==> v11: inputs <==
// fpadder
module fpadder (output logic [31:0] sum, output logic ready,
                input logic [31:0] a, input logic clock, nreset);
    logic [31:0] m,n;       
    logic [1:0] exp;
	logic sign; 
    logic adding, stopOp, infNum, abSum, notNum, bigNum;    
	logic [7:0] exp_m, exp_n;        						  
	logic [22:0] manti_m, manti_n;						 
	logic [23:0] manti_m2, manti_n2, manti_m1, manti_n1;	 
	logic sign_m, sign_n;		 
    assign sign_m = m[31];
    assign sign_n = n[31];
    assign exp_m = {m[30:23]};
    assign exp_n = {n[30:23]};
    assign manti_m = {m[22:0]};
    assign manti_n = {n[22:0]};
	assign manti_m2 = {1'b1, manti_m};
	assign manti_n2 = {1'b1, manti_n};
	always_comb 
      begin
        notNum = (exp_m == 255 & manti_m != 0) || (exp_n == 255 & manti_n != 0);  
		bigNum = (exp_m == 255 & manti_m == 0) || (exp_n == 255 & manti_n == 0);
      end 
    always_comb 
      begin
        exp = (exp_m > exp_n)? 2'b10 : (exp_m < exp_n)? 2'b01 : 2'b00;
        sign = (sign_m == sign_n)? '1 : '0;
      end
    always_comb
      begin
          if (exp == 2'b10) begin
            manti_n1 = manti_n2 >> (exp_m - exp_n);       
			manti_m1 = manti_m2;  
			end
          else if (exp == 2'b01) begin
            manti_m1 = manti_m2 >> (exp_n - exp_m);
			manti_n1 = manti_n2;	
			end
          else begin
			manti_m1 = manti_m2; 
			manti_n1 = manti_n2;	
			end
      end                                                
    logic [24:0] manti_m3, manti_n3, sum_manti;
    logic [7:0]  sum_exp;
    logic sum_sign;
    assign manti_m3 = {1'b0, manti_m1[23:0]};
    assign manti_n3 = {1'b0, manti_n1[23:0]};
  ...
export LEC_CHECK = 0
export CAP_MARGIN = 40
export CELL_PAD_IN_SITES_GLOBAL_PLACEMENT = 0
export CORE_ASPECT_RATIO = 0.5
export CORE_MARGIN = 2
export CORE_UTILIZATION = 29
export CTS_CLUSTER_DIAMETER = 400
export CTS_CLUSTER_SIZE = 100
export GPL_ROUTABILITY_DRIVEN = 1
export MIN_ROUTING_LAYER = met1
export SETUP_SLACK_MARGIN = 0.17
export SLEW_MARGIN = 20
export TNS_END_PERCENT = 40
create_clock -name core_clock -period 10.5 [get_ports {clock}]
run.sh (not shown) runs the stock make flow with config.mk's settings and CLKGATE_MAP_FILE=.
==> v9: changes against v11 <==
- CAP_MARGIN: 40 -> 20
- CELL_PAD_IN_SITES_GLOBAL_PLACEMENT: 0 -> unset
- CORE_ASPECT_RATIO: 0.5 -> unset
- CORE_UTILIZATION: 29 -> 64
- CTS_CLUSTER_DIAMETER: 400 -> unset
- CTS_CLUSTER_SIZE: 100 -> unset
- GPL_ROUTABILITY_DRIVEN: 1 -> unset
- MIN_ROUTING_LAYER: met1 -> unset
- SETUP_SLACK_MARGIN: 0.17 -> 1.62
- TNS_END_PERCENT: 40 -> 5
==> flow/constraint.sdc (replaced) <==
create_clock -name core_clock -period 8.51 [get_ports {clock}]
set_input_delay 1.7020 -clock core_clock [delete_from_list [all_inputs] [get_ports {clock}]]
set_output_delay 1.7020 -clock core_clock [all_outputs]
set_load 0.01 [all_outputs]
==> results <==
v9 finished with timing, DRC and antenna clean. v11 completed without violations. In v9 the register-to-register slack is worse than in v11, by 0.09 ns. Between v11 and v9, the lower cell area is in v11 (gap about 1.3%, measured against v9). Of v9 and v11, v11 has the higher clock skew (gap 0.0025 ns). In v9 the critical path depth is higher than in v11, by 3. Against v9, the die size of v11 is higher by 120%. In v11 the core utilization is lower than in v9, by 41 points. Clock power: v9 is higher than v11 (32%).
==> figures <==
item	v11	v9
Register fraction of the total cell area	17.8%	17.6%
Net load switching power	320 µW	394 µW
Status	finished clean	finished clean
Finished Core Util	32.9%	73.8%
Internal power contribution	868 µW	1120 µW
Floorplan core density	29.5%	65.3%
Comb area share	65.7%	68.1%
PD cells	60.5 mW/mm²	76.2 mW/mm²
Number of multi-input combinational cells	1888	1890
Die Wd	352 µm	170 µm
Worst slew slack as a fraction of its limit	44.5%	29.5%
Worst ir drop on vdd	0.114 mV	0.123 mV
Die Size	0.0628 mm²	0.0289 mm²
Transition at the pin with the smallest max-transition slack	0.830 ns	1.05 ns
Number of placed cells counting well taps	3085	2617

==> exp/amber: inputs <==
==> flow/design.v <==
module fpadder (output logic [31:0] sum, output logic ready,
                input logic [31:0] a, input logic clock, nreset);
    logic [31:0] m,n;       
    logic [1:0] exp;
	logic sign; 
    logic adding, stopOp, infNum, abSum, notNum, bigNum;    
	logic [7:0] exp_m, exp_n;        						  
	logic [22:0] manti_m, manti_n;						 
	logic [23:0] manti_m2, manti_n2, manti_m1, manti_n1;	 
	logic sign_m, sign_n;		 
    assign sign_m = m[31];
    assign sign_n = n[31];
    assign exp_m = {m[30:23]};
    assign exp_n = {n[30:23]};
    assign manti_m = {m[22:0]};
    assign manti_n = {n[22:0]};
	assign manti_m2 = {1'b1, manti_m};
	assign manti_n2 = {1'b1, manti_n};
	always_comb 
      begin
        notNum = (exp_m == 255 & manti_m != 0) || (exp_n == 255 & manti_n != 0);  
		bigNum = (exp_m == 255 & manti_m == 0) || (exp_n == 255 & manti_n == 0);
      end 
    always_comb 
      begin
        exp = (exp_m > exp_n)? 2'b10 : (exp_m < exp_n)? 2'b01 : 2'b00;
        sign = (sign_m == sign_n)? '1 : '0;
      end
    always_comb
      begin
          if (exp == 2'b10) begin
            manti_n1 = manti_n2 >> (exp_m - exp_n);       
			manti_m1 = manti_m2;  
			end
          else if (exp == 2'b01) begin
            manti_m1 = manti_m2 >> (exp_n - exp_m);
			manti_n1 = manti_n2;	
			end
          else begin
			manti_m1 = manti_m2; 
			manti_n1 = manti_n2;	
			end
      end                                                
    logic [24:0] manti_m3, manti_n3, sum_manti;
    logic [7:0]  sum_exp;
    logic sum_sign;
    assign manti_m3 = {1'b0, manti_m1[23:0]};
    assign manti_n3 = {1'b0, manti_n1[23:0]};
    always_ff @(posedge clock, negedge nreset)      
      if(!nreset) begin
      	sum_manti <= 0;
        sum_exp <= 0; 
        sum_sign <= 0; end
      else if (adding == '1) begin	 
        if (sign == '1) begin               
        sum_manti <= (manti_n3 + manti_m3);    
		sum_exp <= (exp ==  2'b10)? exp_m : exp_n;
        sum_sign <= sign_m; end
        else if (sign == '0 & exp == 2'b10) begin
      	sum_manti <= manti_m3 - manti_n3;
		sum_exp <= exp_m; 
        sum_sign <= sign_m; end
        else if (sign == '0 & exp == 2'b01) begin
      	sum_manti <= manti_n3 - manti_m3;
      	sum_exp <= exp_n; 
        sum_sign <= sign_n; end
        else if (sign == '0 & exp == 2'b00) begin
       	sum_manti <= (manti_m3 > manti_n3)? (manti_m3 - manti_n3) : (manti_m3 < manti_n3)? (manti_n3 - manti_m3) : 25'h1000000;
      	sum_exp <= (manti_m3 > manti_n3)? exp_m : (manti_m3 < manti_n3)? exp_n : 8'h0; 
        sum_sign <= (manti_m3 > manti_n3)? sign_m : (manti_m3 < manti_n3)? sign_n : '0; end 	end
	  else if (stopOp == 1) begin
		sum_manti[24:23] <= 2'b01;
		sum_manti[22:0] <= 23'h7fffff;
      	sum_exp <= 8'hff; 
        sum_sign <= '0; end
	  else if (infNum == 1) begin
		if (sign == 1) begin			 
			sum_manti[24:23] <= 2'b01;
			sum_manti[22:0] <= 0;
			sum_exp <= 8'hff; 
			sum_sign <= sign_m; end	
		else begin						 
			sum_manti[24:23] <= 2'b01;
			sum_manti[22:0] <= 0;
			sum_exp <= (exp == 2'b0) ? 8'h0 : 8'hff; 
			sum_sign <= (exp == 2'b10)? sign_m : (exp == 2'b01)? sign_n : 1'b0; end	end				
      always_ff @(posedge clock, negedge nreset)
		if(!nreset)
			sum <= 0;
		else if(abSum == 1) begin
        if (sum_manti[24] == 1)	begin 
			if (sum_exp == 254)						 
				sum <= {sum_sign, 8'hff, 23'b0};      
			else if (sum_exp == 0 & sum_manti[22:0] == 0)
				sum <= 0;
			else 
				sum <= {sum_sign, sum_exp + 8'b1, sum_manti[23:1]}; end			
        else begin
			if (sum_manti[23] == 1)
			sum <= {sum_sign, sum_exp, sum_manti[22:0]};  
			else if (sum_manti[22] == 1)
			sum <= {sum_sign, (sum_exp - 8'h1), sum_manti[21:0], 1'b0}; 
			else if (sum_manti[21] == 1)
			sum <= {sum_sign, (sum_exp - 8'h2), sum_manti[20:0], 2'b0};
			else if (sum_manti[20] == 1)
			sum <= {sum_sign, (sum_exp - 8'h3), sum_manti[19:0], 3'b0};
			else if (sum_manti[19] == 1)
			sum <= {sum_sign, (sum_exp - 8'h4), sum_manti[18:0], 4'b0};
			else if (sum_manti[18] == 1)
			sum <= {sum_sign, (sum_exp - 8'h5), sum_manti[17:0], 5'b0}; 
			else if (sum_manti[17] == 1)
			sum <= {sum_sign, (sum_exp - 8'h6), sum_manti[16:0], 6'b0};
			else if (sum_manti[16] == 1)
			sum <= {sum_sign, (sum_exp - 8'h7), sum_manti[15:0], 7'b0};
			else if (sum_manti[15] == 1)
			sum <= {sum_sign, (sum_exp - 8'h8), sum_manti[14:0], 8'b0};
			else if (sum_manti[14] == 1)
			sum <= {sum_sign, (sum_exp - 8'h9), sum_manti[13:0], 9'b0}; 
			else if (sum_manti[13] == 1)
			sum <= {sum_sign, (sum_exp - 8'ha), sum_manti[12:0], 10'b0};
			else if (sum_manti[12] == 1)
			sum <= {sum_sign, (sum_exp - 8'hb), sum_manti[11:0], 11'b0};
			else if (sum_manti[11] == 1)
			sum <= {sum_sign, (sum_exp - 8'hc), sum_manti[10:0], 12'b0};
			else if (sum_manti[10] == 1)
			sum <= {sum_sign, (sum_exp - 8'hd), sum_manti[9:0], 13'b0}; 
			else if (sum_manti[9] == 1)
			sum <= {sum_sign, (sum_exp - 8'he), sum_manti[8:0], 14'b0};
			else if (sum_manti[8] == 1)
			sum <= {sum_sign, (sum_exp - 8'hf), sum_manti[7:0], 15'b0};
			else if (sum_manti[7] == 1)
			sum <= {sum_sign, (sum_exp - 8'h10), sum_manti[6:0], 16'b0};
			else if (sum_manti[6] == 1)
			sum <= {sum_sign, (sum_exp - 8'h11), sum_manti[5:0], 17'b0};
			else if (sum_manti[5] == 1)
			sum <= {sum_sign, (sum_exp - 8'h12), sum_manti[4:0], 18'b0};
			else if (sum_manti[4] == 1)
			sum <= {sum_sign, (sum_exp - 8'h13), sum_manti[3:0], 19'b0};
			else if (sum_manti[3] == 1)
			sum <= {sum_sign, (sum_exp - 8'h14), sum_manti[2:0], 20'b0}; 
			else if (sum_manti[2] == 1)
			sum <= {sum_sign, (sum_exp - 8'h15), sum_manti[1:0], 21'b0};
			else if (sum_manti[1] == 1)
			sum <= {sum_sign, (sum_exp - 8'h16), sum_manti[0], 22'b0};
			else if (sum_manti[0] == 1)
			sum <= {sum_sign, (sum_exp - 8'h17), 23'b0};
			end
			end
	enum {start, loadN1, loadN2, pred, asblSum, stop} state;
    always_ff @(posedge clock, negedge nreset)
    	if(!nreset)begin
    		state <= start;
			m <= 0;
			n <= 0;
			ready <= 0;
			infNum <= 0;
			stopOp <= 0;
			adding <= 0;
			abSum <= 0;  end
    	else begin
			ready <= 0;
			infNum <= 0;
			stopOp <= 0;
			adding <= 0;
			abSum <= 0;
			case(state)
				start:begin
					state <= loadN1; end
				loadN1:begin
					n <= a;
					state <= loadN2; end
				loadN2:begin
					m <= a;
					state <= pred; end
				pred: begin
					state <= asblSum;
					if (!notNum & bigNum)
						infNum <= 1;
					else if (notNum)
						stopOp <= 1;
					else
						adding <= 1; end
				asblSum:begin
					state <= stop;
					abSum <= 1; end
				stop:begin
					ready <= 1;
					state <= start; end				
            endcase
			end		
endmodule
==> flow/run.sh <==
#!/bin/bash
# the make line also repeats each setting of config.mk as NAME=value (left out here)
make -C /OpenROAD-flow-scripts/flow DESIGN_CONFIG=/design/flow/config.mk WORK_HOME=/design/flow/orfs CLKGATE_MAP_FILE= finish
==> flow/config.mk <==
export PLATFORM = sky130hd
export DESIGN_NAME = fpadder
export DESIGN_NICKNAME = fpadder
export VERILOG_FILES = /design/flow/design.v
export SDC_FILE = /design/flow/constraint.sdc
export NUM_CORES = 4
export LEC_CHECK = 0
export ABC_AREA = 1
export CAP_MARGIN = 40
export CELL_PAD_IN_SITES_DETAIL_PLACEMENT = 1
export CELL_PAD_IN_SITES_GLOBAL_PLACEMENT = 2
export CORE_ASPECT_RATIO = 0.5
export CORE_MARGIN = 2
export CORE_UTILIZATION = 39
export CTS_CLUSTER_DIAMETER = 400
export CTS_CLUSTER_SIZE = 100
export GPL_ROUTABILITY_DRIVEN = 1
export MIN_ROUTING_LAYER = met1
export SETUP_SLACK_MARGIN = 2.92
export SLEW_MARGIN = 20
export TNS_END_PERCENT = 40
==> flow/constraint.sdc <==
create_clock -name core_clock -period 10.5 [get_ports {clock}]
set_input_delay 2.1000 -clock core_clock [delete_from_list [all_inputs] [get_ports {clock}]]
set_output_delay 2.1000 -clock core_clock [all_outputs]
set_load 0.01 [all_outputs]
==> exp/yarrow: changes against exp/amber <==
CAP_MARGIN = 20   (was 40)
CELL_PAD_IN_SITES_DETAIL_PLACEMENT = unset   (was 1)
CELL_PAD_IN_SITES_GLOBAL_PLACEMENT = unset   (was 2)
CORE_ASPECT_RATIO = unset   (was 0.5)
CORE_MARGIN = 7   (was 2)
CORE_UTILIZATION = 40   (was 39)
CTS_CLUSTER_DIAMETER = 385   (was 400)
CTS_CLUSTER_SIZE = 93   (was 100)
GPL_ROUTABILITY_DRIVEN = unset   (was 1)
MIN_ROUTING_LAYER = unset   (was met1)
PLACE_DENSITY = 0.5   (was unset)
SETUP_SLACK_MARGIN = -1.57   (was 2.92)
TNS_END_PERCENT = 20   (was 40)
==> flow/constraint.sdc (replaced) <==
create_clock -name core_clock -period 20.0 [get_ports {clock}]
set_input_delay 4.0000 -clock core_clock [delete_from_list [all_inputs] [get_ports {clock}]]
set_output_delay 4.0000 -clock core_clock [all_outputs]
set_load 0.01 [all_outputs]
==> exp/pepper: changes against exp/amber <==
ABC_AREA = unset   (was 1)
CAP_MARGIN = 20   (was 40)
CELL_PAD_IN_SITES_DETAIL_PLACEMENT = unset   (was 1)
CELL_PAD_IN_SITES_GLOBAL_PLACEMENT = unset   (was 2)
CORE_ASPECT_RATIO = unset   (was 0.5)
CORE_UTILIZATION = 40   (was 39)
CTS_CLUSTER_DIAMETER = unset   (was 400)
CTS_CLUSTER_SIZE = unset   (was 100)
GPL_ROUTABILITY_DRIVEN = unset   (was 1)
MIN_ROUTING_LAYER = unset   (was met1)
SETUP_SLACK_MARGIN = unset   (was 2.92)
TNS_END_PERCENT = unset   (was 40)
==> flow/constraint.sdc (replaced) <==
create_clock -name core_clock -period 9.53 [get_ports {clock}]
set_input_delay 1.9060 -clock core_clock [delete_from_list [all_inputs] [get_ports {clock}]]
set_output_delay 1.9060 -clock core_clock [all_outputs]
set_load 0.01 [all_outputs]
==> flow_metrics.tcl <==
# collected from the flow reports
set metrics [dict create \
    area_share_nonclk_buffers_pct 6.62 \
    pwr_density_cell_nw_per_um2 64.3 \
    seq_share_pct 18.1 \
    cpMaxStageDelayCell "ha_1" \
    place_congestion 0.970 \
    status "timing/DRC/antenna clean" \
    dp_cells 3273 \
    place_ws_ns 1.74 \
    post_dp_cell_area_um2 18400 \
    antenna_found_initial 0 \
    cp.required_ns 10.83 \
    sh_comb_area_pct 61.7 \
    inverters 337 \
    ys_sh_aoi_pct 31.1 \
    post_cts_buffers 6 \
    fin_nets 2865 \
    p_leak_uw 0.00904 \
    fp_nets 2897 \
]
(the above is from exp/amber)
==> flow_metrics.tcl <==
# collected from the flow reports
set metrics [dict create \
    ys_sh_aoi_pct 31.1 \
    fp_nets 2897 \
    sh_comb_area_pct 62.7 \
    status "timing/DRC/antenna clean" \
    p_leak_uw 0.00883 \
    cpMaxStageDelayCell "clkinv_1" \
    cp.required_ns 20.39 \
    inverters 337 \
    antenna_found_initial 1 \
]
(the above is from exp/yarrow)
==> flow_metrics.tcl <==
# collected from the flow reports
set metrics [dict create \
    pwr_density_cell_nw_per_um2 70.5 \
    cp.required_ns 9.89 \
    post_dp_cell_area_um2 18800 \
    post_cts_buffers 0 \
    sh_comb_area_pct 66.3 \
    inverters 115 \
    place_congestion 1.00 \
    fp_nets 2497 \
    status "timing/DRC/antenna clean" \
    cpMaxStageDelayCell "o311ai_0" \
    antenna_found_initial 0 \
]
(the above is from exp/pepper)
Power and IR drop assume default switching activity.
